// md5_crack
module md5_crack(
  input          clk,
  input          reset_n,
  input          in_valid,
  output         in_ready,
  input  [63:0]  guess,
  output         out_valid,
  output [127:0] digest,
  output         cracked
);
reg  [6:0]  itr;
reg         busy;
reg  [63:0] guess_q;
wire [5:0]  ridx = (itr>0 && itr<65)? itr-1:63;
function [31:0] kconst;
  input [5:0] i;
  begin
    case (i)
      6'd0: kconst = 32'hd76aa478;
      6'd1: kconst = 32'he8c7b756;
      6'd2: kconst = 32'h242070db;
      6'd3: kconst = 32'hc1bdceee;
      6'd4: kconst = 32'hf57c0faf;
      6'd5: kconst = 32'h4787c62a;
      6'd6: kconst = 32'ha8304613;
      6'd7: kconst = 32'hfd469501;
      6'd8: kconst = 32'h698098d8;
      6'd9: kconst = 32'h8b44f7af;
      6'd10: kconst = 32'hffff5bb1;
      6'd11: kconst = 32'h895cd7be;
      6'd12: kconst = 32'h6b901122;
      6'd13: kconst = 32'hfd987193;
      6'd14: kconst = 32'ha679438e;
      6'd15: kconst = 32'h49b40821;
      6'd16: kconst = 32'hf61e2562;
      6'd17: kconst = 32'hc040b340;
      6'd18: kconst = 32'h265e5a51;
      6'd19: kconst = 32'he9b6c7aa;
      6'd20: kconst = 32'hd62f105d;
      6'd21: kconst = 32'h02441453;
      6'd22: kconst = 32'hd8a1e681;
      6'd23: kconst = 32'he7d3fbc8;
      6'd24: kconst = 32'h21e1cde6;
      6'd25: kconst = 32'hc33707d6;
      6'd26: kconst = 32'hf4d50d87;
      6'd27: kconst = 32'h455a14ed;
      6'd28: kconst = 32'ha9e3e905;
      6'd29: kconst = 32'hfcefa3f8;
      6'd30: kconst = 32'h676f02d9;
  ...
Size: ~4,700 cells after synthesis, ~200 I/O pins.
==> flow/config.mk <==
export PLATFORM = sky130hd
export DESIGN_NAME = md5_crack
export DESIGN_NICKNAME = md5_crack
export VERILOG_FILES = /design/flow/design.v
export SDC_FILE = /design/flow/constraint.sdc
export NUM_CORES = 4
export LEC_CHECK = 0
export ABC_AREA = 1
export CAP_MARGIN = 30
export CORE_ASPECT_RATIO = 1.27
export CORE_MARGIN = 7
export CORE_UTILIZATION = 50
export CTS_CLUSTER_SIZE = 31
export GPL_TIMING_DRIVEN = 0
export MAX_ROUTING_LAYER = met4
export MIN_ROUTING_LAYER = met2
export PLACE_DENSITY_LB_ADDON = 0.15
export SETUP_SLACK_MARGIN = 1.17
export SLEW_MARGIN = 5
==> flow/constraint.sdc <==
create_clock -name core_clock -period 16.7 [get_ports {clk}]
set_input_delay 3.3400 -clock core_clock [delete_from_list [all_inputs] [get_ports {clk}]]
set_output_delay 3.3400 -clock core_clock [all_outputs]
set_load 0.01 [all_outputs]
run.sh (not shown) runs the stock make flow with config.mk's settings and CLKGATE_MAP_FILE=.
The baseline stopped in global routing.
==> next run, changes <==
- ABC_AREA: 1 -> default
- CAP_MARGIN: 30 -> 20
- CORE_ASPECT_RATIO: 1.27 -> default
- CORE_MARGIN: 7 -> 2
- CORE_UTILIZATION: 50 -> 72
- CTS_CLUSTER_SIZE: 31 -> default
- GPL_TIMING_DRIVEN: 0 -> default
- MAX_ROUTING_LAYER: met4 -> default
- MIN_ROUTING_LAYER: met2 -> default
- PLACE_DENSITY: default -> 0.4
- PLACE_DENSITY_LB_ADDON: 0.15 -> default
- SETUP_SLACK_MARGIN: 1.17 -> default
- SLEW_MARGIN: 5 -> 20
- TNS_END_PERCENT: default -> 10
- clock period: 16.7 -> 7.82 ns (I/O delays scaled with it)
After rerunning: The new run never finished: it broke off in global routing, error GRT-0116; die area fell by 34%; synthesized area rose by 2.7%; synthesized cell count fell by 7.5%.
==> next run, changes <==
- CORE_UTILIZATION: 72 -> 40
- GPL_TIMING_DRIVEN: default -> 0
- PLACE_DENSITY: 0.4 -> default
- SETUP_SLACK_MARGIN: default -> -0.44
- TNS_END_PERCENT: 10 -> default
- clock period: 7.82 -> 10.0 ns (I/O delays scaled with it)
Result: Now the flow reached the layout checks and failed them: negative setup slack. Synthesized area does not change. Die size is higher by 78%. Synthesized cell count is unchanged.
==> next run, changes <==
- CAP_MARGIN: 20 -> 30
- CORE_ASPECT_RATIO: default -> 1.27
- CORE_UTILIZATION: 40 -> 50
- HOLD_SLACK_MARGIN: default -> 0.15
- MIN_ROUTING_LAYER: default -> met2
- PLACE_DENSITY_LB_ADDON: default -> 0.15
- SETUP_SLACK_MARGIN: -0.44 -> 1.17
- SLEW_MARGIN: 20 -> 5
Result: Now the flow stopped in global routing. Area after synthesis is unchanged. Die area came out lower by 20%. Synthesized cell count does not change.
==> next run, changes <==
- CAP_MARGIN: 30 -> 20
- CORE_ASPECT_RATIO: 1.27 -> default
- CORE_UTILIZATION: 50 -> 28
- GPL_TIMING_DRIVEN: 0 -> default
- HOLD_SLACK_MARGIN: 0.15 -> default
- MIN_ROUTING_LAYER: met2 -> default
- PLACE_DENSITY_LB_ADDON: 0.15 -> default
- SETUP_SLACK_MARGIN: 1.17 -> default
- SLEW_MARGIN: 5 -> 20
- clock period: 10.0 -> 14.0 ns (I/O delays scaled with it)
Outcome: The changed run went through all stages and came out clean; synthesized area stays the same; die area came out higher by well over a third; synthesized cell count is unchanged.
==> next run, changes <==
- CORE_UTILIZATION: 28 -> 57
- MAX_ROUTING_LAYER: default -> met4
- TNS_END_PERCENT: default -> 20
- clock period: 14.0 -> 5.51 ns (I/O delays scaled with it)
This time the run produced a layout that fails on negative setup slack; non-clock buffer count rose by 1003; maximum frequency goes up by 33%; utilization goes up by 49 points; design area is higher by about 22%; total power rose to 3.6 times its value; global-route usage goes up by 31 points; sequential cell count does not change; wire length rises by about 15%; first-iteration DRC count grows by about 56%; clock-buffer cell count shrinks by 5.

---

Setup of run A:
Starting RTL as in the previous note.
==> flow/config.mk <==
export PLATFORM = sky130hd
export DESIGN_NAME = md5_crack
export DESIGN_NICKNAME = md5_crack
export VERILOG_FILES = /design/flow/design.v
export SDC_FILE = /design/flow/constraint.sdc
export NUM_CORES = 4
export LEC_CHECK = 0
export CAP_MARGIN = 20
export CORE_ASPECT_RATIO = 0.79
export CORE_MARGIN = 2
export CORE_UTILIZATION = 67
export CTS_CLUSTER_DIAMETER = 379
export CTS_CLUSTER_SIZE = 74
export HOLD_SLACK_MARGIN = 0.29
export MAX_ROUTING_LAYER = met4
export PLACE_DENSITY_LB_ADDON = 0.07
export SETUP_SLACK_MARGIN = 1.56
export SLEW_MARGIN = 20
export TNS_END_PERCENT = 20
==> flow/constraint.sdc <==
create_clock -name core_clock -period 5.45 [get_ports {clk}]
set_input_delay 1.0900 -clock core_clock [delete_from_list [all_inputs] [get_ports {clk}]]
set_output_delay 1.0900 -clock core_clock [all_outputs]
set_load 0.01 [all_outputs]
Tool error GRT-0232 stopped run A during 5_1_grt; no final results.
Inputs modified between run A and run B:
Settings: swapping 67 for 40 in CORE_UTILIZATION; clearing CORE_ASPECT_RATIO, which used to be 0.79; clearing CTS_CLUSTER_DIAMETER, which used to be 379; clearing SETUP_SLACK_MARGIN, which used to be 1.56; clearing CTS_CLUSTER_SIZE, which used to be 74; clearing HOLD_SLACK_MARGIN, which used to be 0.29; clearing TNS_END_PERCENT, which used to be 20; clearing MAX_ROUTING_LAYER, which used to be met4; clearing PLACE_DENSITY_LB_ADDON, which used to be 0.07; swapping 5.45 for 9.81 in the clock period (ns, I/O delays scaled along).
[summary]
Run B finished all stages; the layout is clean.
Run B -> run A: number of library cell types mapped by synthesis delta 0, exact match
Going from run A to run B, placed standard-cell area shrank by more than 10%.
Run B against run A: die height increased by 90 um relative to the old numbers; area after synthesis ~0 delta.
Going from run A to run B, number of levels in the clock H-tree went up by 1; global placer's final weighted congestion fell about 25%.
For run C, these inputs were changed with respect to run B:
Settings: CORE_ASPECT_RATIO now 0.91, previously not set; ABC_AREA now 1, previously not set; MAX_ROUTING_LAYER now met4, previously not set; the clock period (ns, I/O delays scaled along) now 10.0, was 9.81.
Delay of the slowest cell on the worst path for run C is lower than for run B. From run B to run C the numbers moved as follows: synthesized area decreased 860 um^2; storage element area ~0 delta.
The inputs of run D differ from those of run C as listed below.
Settings: a deleted CORE_ASPECT_RATIO that had been 0.91; a change of CORE_UTILIZATION from 40 to 66; an added SETUP_SLACK_MARGIN of -0.46; a deleted ABC_AREA that had been 1; a deleted MAX_ROUTING_LAYER that had been met4; a change of the clock period (ns, I/O delays scaled along) from 10.0 to 7.9.
### Flow results
- Status | run D and run C | clean except run D
- What ended run D was a tool error in 5_1_grt; the run never finished.
- From run C to run D the numbers moved as follows: mux cell area share after synthesis shows an increase of 4.2 points; area fraction in full adders, half adders and majority gates went down 0.23 points; number of nets in the synthesized netlist lower; total CTS buffers decreased by 11% relative to the old numbers; total standard cell area after synthesis up about 2.7%.
- Run D vs run C, unique cell type count in the Yosys netlist went up by about 19%.
- Run C → run D: share of synthesized area occupied by flip-flops and latches went down; die size dropped 37%.

---

alpha:
md5_crack again, from the RTL that the note above started with.
clock: 7.61 ns
lec_check: 0
cap_margin: 20
cell_pad_in_sites_global_placement: 1
core_aspect_ratio: 0.69
core_margin: 7
core_utilization: 68
gpl_timing_driven: 0
max_routing_layer: met5
min_routing_layer: met1
place_density: 0.73
setup_slack_margin: 1.85
slew_margin: 20
alpha did not run to completion, as it errored out during global placement without I/O (3_1_place_gp_skip_io).
--- input diff alpha..beta ---
- PLACE_DENSITY no longer set, was 0.73
- CELL_PAD_IN_SITES_GLOBAL_PLACEMENT no longer set, was 1
- MAX_ROUTING_LAYER no longer set, was met5
- SETUP_SLACK_MARGIN now -0.46, was 1.85
- GPL_TIMING_DRIVEN no longer set, was 0
- MIN_ROUTING_LAYER no longer set, was met1
- CORE_ASPECT_RATIO no longer set, was 0.69
- CORE_UTILIZATION now 72, was 68
- PLACE_DENSITY_LB_ADDON now 0.24, previously not set
- CORE_MARGIN now 2, was 7
- the clock period (ns, I/O delays scaled along) now 8.65, was 7.61
## What came out
Status(beta) = ERROR, stage = global routing (5_1_grt). Reported for beta and alpha, synthesis area per yosys turned out identical to the last digit. When the final numbers for beta and alpha were put side by side, the starting density of the core turned out to be smaller in alpha. Share of synthesized area occupied by flip-flops and latches came out exactly the same in beta and alpha. Against alpha, floorplan core area in beta came out better. Between beta and alpha, number of rows created at floorplan is higher for beta, alpha comes in under that.
What gamma does differently from beta at the input level:
- clearing PLACE_DENSITY_LB_ADDON, which used to be 0.24
- swapping 72 for 59 in CORE_UTILIZATION
- swapping -0.46 for 2.08 in SETUP_SLACK_MARGIN
- swapping 8.65 for 7.21 in the clock period (ns, I/O delays scaled along)
## What came out
[flow] gamma | stages: complete | final checks: fail | reason: setup timing. [compare] base=beta new=gamma: core area increased by about 22% relative to the old numbers, count of standard-cell rows increased by 8 relative to the old numbers. Between beta and gamma, die size increased. Summary of gamma over beta: pre-CTS worst setup slack went down; clock tree buffer depth shows no meaningful change; die width went up 22 um; number of cells after detailed placement went up 472; post-CTS setup-driven buffer insertion count up about 90%. Number of enable flip-flop cells essentially unchanged between gamma and beta. gamma vs beta, number of clock buffers inserted by TritonCTS went up by 7.3%.
For delta, these inputs were changed with respect to gamma:
- CORE_UTILIZATION now 54, was 59
- SETUP_SLACK_MARGIN no longer set, was 2.08
- CELL_PAD_IN_SITES_GLOBAL_PLACEMENT now 2, previously not set
- PLACE_DENSITY now 0.92, previously not set
- CTS_CLUSTER_DIAMETER now 332, previously not set
- TNS_END_PERCENT now 15, previously not set
- CTS_CLUSTER_SIZE now 99, previously not set
- the clock period (ns, I/O delays scaled along) now 10.0, was 7.21
==> results <==
- Flow for delta halted at global placement without I/O (3_1_place_gp_skip_io), error code GPL-0301.
- Synthesized-area fraction occupied by ao, oa, aoi and oai cells: delta vs gamma identical
- Synthesized chip area reported by yosys: delta vs gamma, no meaningful difference
- Reported for gamma and delta, mean post-synth cell area turned out identical to the last digit.
- Cell count after synthesis came out exactly the same in gamma and delta.
- In delta the pre-placement core utilization turned out 5.1 points lower than in gamma.
- When delta is measured against gamma, its core area turns out 0.0052 mm2 higher.
- In the flow results for gamma and delta, the die area is larger on delta.
- Re netlist area before placement: no difference whatsoever between gamma and delta.
- Against gamma, delta comes in 11 um higher on die extent in y.
- Higher horizontal die size was reported by delta, not gamma.
Power is estimated from default activity; no workload was simulated.
